job 2369:
// cordic
module cordic # (
    DATA_WIDTH = 12
)
(
    input clock,
    input reset,    
    output signed [DATA_WIDTH:0] sine,
    output signed [DATA_WIDTH:0] cosine
);
    localparam A = 16'h04DB;  
    logic [DATA_WIDTH:0] phase;
    logic [1:0] quarter;
    logic signed [DATA_WIDTH:0] x0;
    logic signed [DATA_WIDTH:0] y0;
    assign x0 = A;
    assign y0 = '0;
    phase_controller # (
        .PHASE_WIDTH(13)
    ) phase_controller_dut (
        .clock(clock),
        .reset(reset),
        .phase(phase),
        .quadrant(quarter)
    );
    logic signed [DATA_WIDTH:0] x_out;
    logic signed [DATA_WIDTH:0] y_out;
    logic [1:0] quarter_out;
    cordic_chain # (
        .DATA_WIDTH(12),
        .ANGLE_WIDTH(16),
        .ITERATIONS(16)
    ) cordic_chain_dut (
        .clock(clock),
        .reset(reset),
        .quarter_in(quarter),
        .x_in(x0),
        .y_in(y0),
        .angle_in(phase),        
        .x_out(x_out),
        .y_out(y_out),
        .quarter_out(quarter_out)        
    );
    quarter_selector # (
        .DATA_WIDTH(12)
    ) quarter_selector_dut (
        .clock(clock),
        .reset(reset),
        .quarter(quarter_out),
        .x_in(x_out),
        .y_in(y_out),
        .x_out(cosine),
        .y_out(sine)
    );
endmodule
Settings: LEC_CHECK=0, ABC_AREA=0, CAP_MARGIN=15, CELL_PAD_IN_SITES_GLOBAL_PLACEMENT=0, CORE_MARGIN=2, CORE_UTILIZATION=70, CTS_CLUSTER_SIZE=20, GPL_ROUTABILITY_DRIVEN=1, GPL_TIMING_DRIVEN=1, HOLD_SLACK_MARGIN=-0.07, MAX_ROUTING_LAYER=met4, MIN_ROUTING_LAYER=met1, SETUP_SLACK_MARGIN=0.32, SLEW_MARGIN=20; clock period 2.55 ns.
run.sh (not shown) runs the stock make flow with config.mk's settings and CLKGATE_MAP_FILE=.
Job 2369 failed in global routing (5_1_grt) with ODB-0269.
### job 2369 -> job 9310
# job 2369
export LEC_CHECK = 0
export ABC_AREA = 0
export CAP_MARGIN = 15
export CELL_PAD_IN_SITES_GLOBAL_PLACEMENT = 0
export CORE_MARGIN = 2
export CORE_UTILIZATION = 70
export CTS_CLUSTER_SIZE = 20
export GPL_ROUTABILITY_DRIVEN = 1
export GPL_TIMING_DRIVEN = 1
export HOLD_SLACK_MARGIN = -0.07
export MAX_ROUTING_LAYER = met4
export MIN_ROUTING_LAYER = met1
export SETUP_SLACK_MARGIN = 0.32
export SLEW_MARGIN = 20
create_clock -name core_clock -period 2.55 [get_ports {clock}]
# job 9310
export LEC_CHECK = 0
export CAP_MARGIN = 20
export CORE_MARGIN = 2
export CORE_UTILIZATION = 65
export SLEW_MARGIN = 20
create_clock -name core_clock -period 3.34 [get_ports {clock}]
Notes after the runs:
- The remaining runs in job 2369 and job 9310 completed every stage, whereas job 2369 halted early.
- Seen in the log of job 2369: ODB-0269 during global routing (5_1_grt), after which the run never completed.
- Between job 2369 and job 9310, the sequential fraction of the synthesis area does not differ in any meaningful way.
- Diff job 9310..job 2369 | netlist area before placement | unchanged
- Summary of job 9310 over job 2369: die outline height saw an increase, final RePlAce weighted congestion saw a decrease, chip area saw an increase, die outline width saw an increase, row count saw an increase.
- Total clock buffers created by CTS: job 9310 vs job 2369 up 5.6%
- Placed cell area (higher): job 2369
- The number of resized instances in the post-cts repair step of job 9310 is lower than that of job 2369.
The inputs of job 3118 differ from those of job 9310 as listed below.
# job 9310
export LEC_CHECK = 0
export CAP_MARGIN = 20
export CORE_MARGIN = 2
export CORE_UTILIZATION = 65
export SLEW_MARGIN = 20
create_clock -name core_clock -period 3.34 [get_ports {clock}]
# job 3118
export LEC_CHECK = 0
export CAP_MARGIN = 20
export CORE_MARGIN = 2
export CORE_UTILIZATION = 58
export SETUP_SLACK_MARGIN = 0.76
export SLEW_MARGIN = 20
create_clock -name core_clock -period 4.15 [get_ports {clock}]
Results
Job 9310 → job 3118: number of stages on the worst setup path lost 2, global-route wire length before repair picked up an extra about 2.5%, clock network area share lost 0.25 points, total routing usage reported by global routing lost 1.8 points.
For job 3118, the worst setup path startpoint was cordic_chain_dut.genblk1[2].rotator_dut.Z[16], unlike job 9310, where it was cordic_chain_dut.genblk1[9].rotator_dut.Y[10].
From job 3118 to job 9310, maximum root-to-sink buffer count did not move at all.
Changes in job 5865 relative to job 3118:
# job 3118
export LEC_CHECK = 0
export CAP_MARGIN = 20
export CORE_MARGIN = 2
export CORE_UTILIZATION = 58
export SETUP_SLACK_MARGIN = 0.76
export SLEW_MARGIN = 20
create_clock -name core_clock -period 4.15 [get_ports {clock}]
# job 5865
export LEC_CHECK = 0
export CAP_MARGIN = 20
export CORE_MARGIN = 2
export CORE_UTILIZATION = 70
export CTS_CLUSTER_SIZE = 21
export PLACE_DENSITY = 0.6
export SLEW_MARGIN = 20
create_clock -name core_clock -period 2.78 [get_ports {clock}]
--- outcome ---
- Comparing initial standard-cell utilization of the core for job 3118 and job 5865, the bigger number came from job 5865.
- Per the comparison of job 5865 with job 3118, cell count shows an increase of 29, final-layout non-clock buffer area share shows an increase of 2.5 points.
- Measured against job 3118, the total number of placement rows of job 5865 comes out at 0.905 times the reference value.
- Launch point of the worst path: cordic_chain_dut.genblk1[2].rotator_dut.Z[16] -> job 3118, cordic_chain_dut.genblk1[7].rotator_dut.Y[9] -> job 5865
- On DRC marker count from the first detailed-route iteration, the lower figure sits with job 3118, not job 5865.
- The lower combinational fraction of the cell area came out of job 5865.
- Against job 3118, job 5865 reports a longest individual stage delay on the worst path that is lower.
- Going from job 3118 to job 5865, total via count after detailed routing grows by 1302.
- [diff] clock period minus final worst setup slack, job 5865 relative to job 3118: improvement
The inputs of job 8235 differ from those of job 5865 as listed below.
# job 5865
export LEC_CHECK = 0
export CAP_MARGIN = 20
export CORE_MARGIN = 2
export CORE_UTILIZATION = 70
export CTS_CLUSTER_SIZE = 21
export PLACE_DENSITY = 0.6
export SLEW_MARGIN = 20
create_clock -name core_clock -period 2.78 [get_ports {clock}]
# job 8235
export LEC_CHECK = 0
export CAP_MARGIN = 20
export CORE_MARGIN = 2
export CORE_UTILIZATION = 65
export SLEW_MARGIN = 20
create_clock -name core_clock -period 3.38 [get_ports {clock}]
Tally of filler cells in the layout in job 8235 is 22% above job 5865.
There was hardly any difference in final worst hold slack between job 8235 and job 5865.
Summary of job 8235 over job 5865: logic area fell 1.5%, die area rose about 8%.
Relative to job 8235, the following input files were edited for job 920:
# job 8235
export LEC_CHECK = 0
export CAP_MARGIN = 20
export CORE_MARGIN = 2
export CORE_UTILIZATION = 65
export SLEW_MARGIN = 20
create_clock -name core_clock -period 3.38 [get_ports {clock}]
# job 920
export LEC_CHECK = 0
export CAP_MARGIN = 20
export CORE_MARGIN = 2
export CORE_UTILIZATION = 72
export CTS_CLUSTER_DIAMETER = 85
export PLACE_DENSITY = 0.38
export SLEW_MARGIN = 20
create_clock -name core_clock -period 2.6 [get_ports {clock}]
Findings:
Across both runs, number of cells in the design after placement was higher for job 920 than for job 8235. Relative to job 8235, number of gates given a new drive strength after cts has gone up in job 920. The layout from job 920, despite a flow that completed every stage, fails the layout checks, with the failing checks listed as negative setup slack. Changes observed in job 920 relative to job 8235: worst slack on hold paths stayed essentially flat, layout multi-input combinational cell count comparable, count of clock-buffer cells in the layout down 19%.
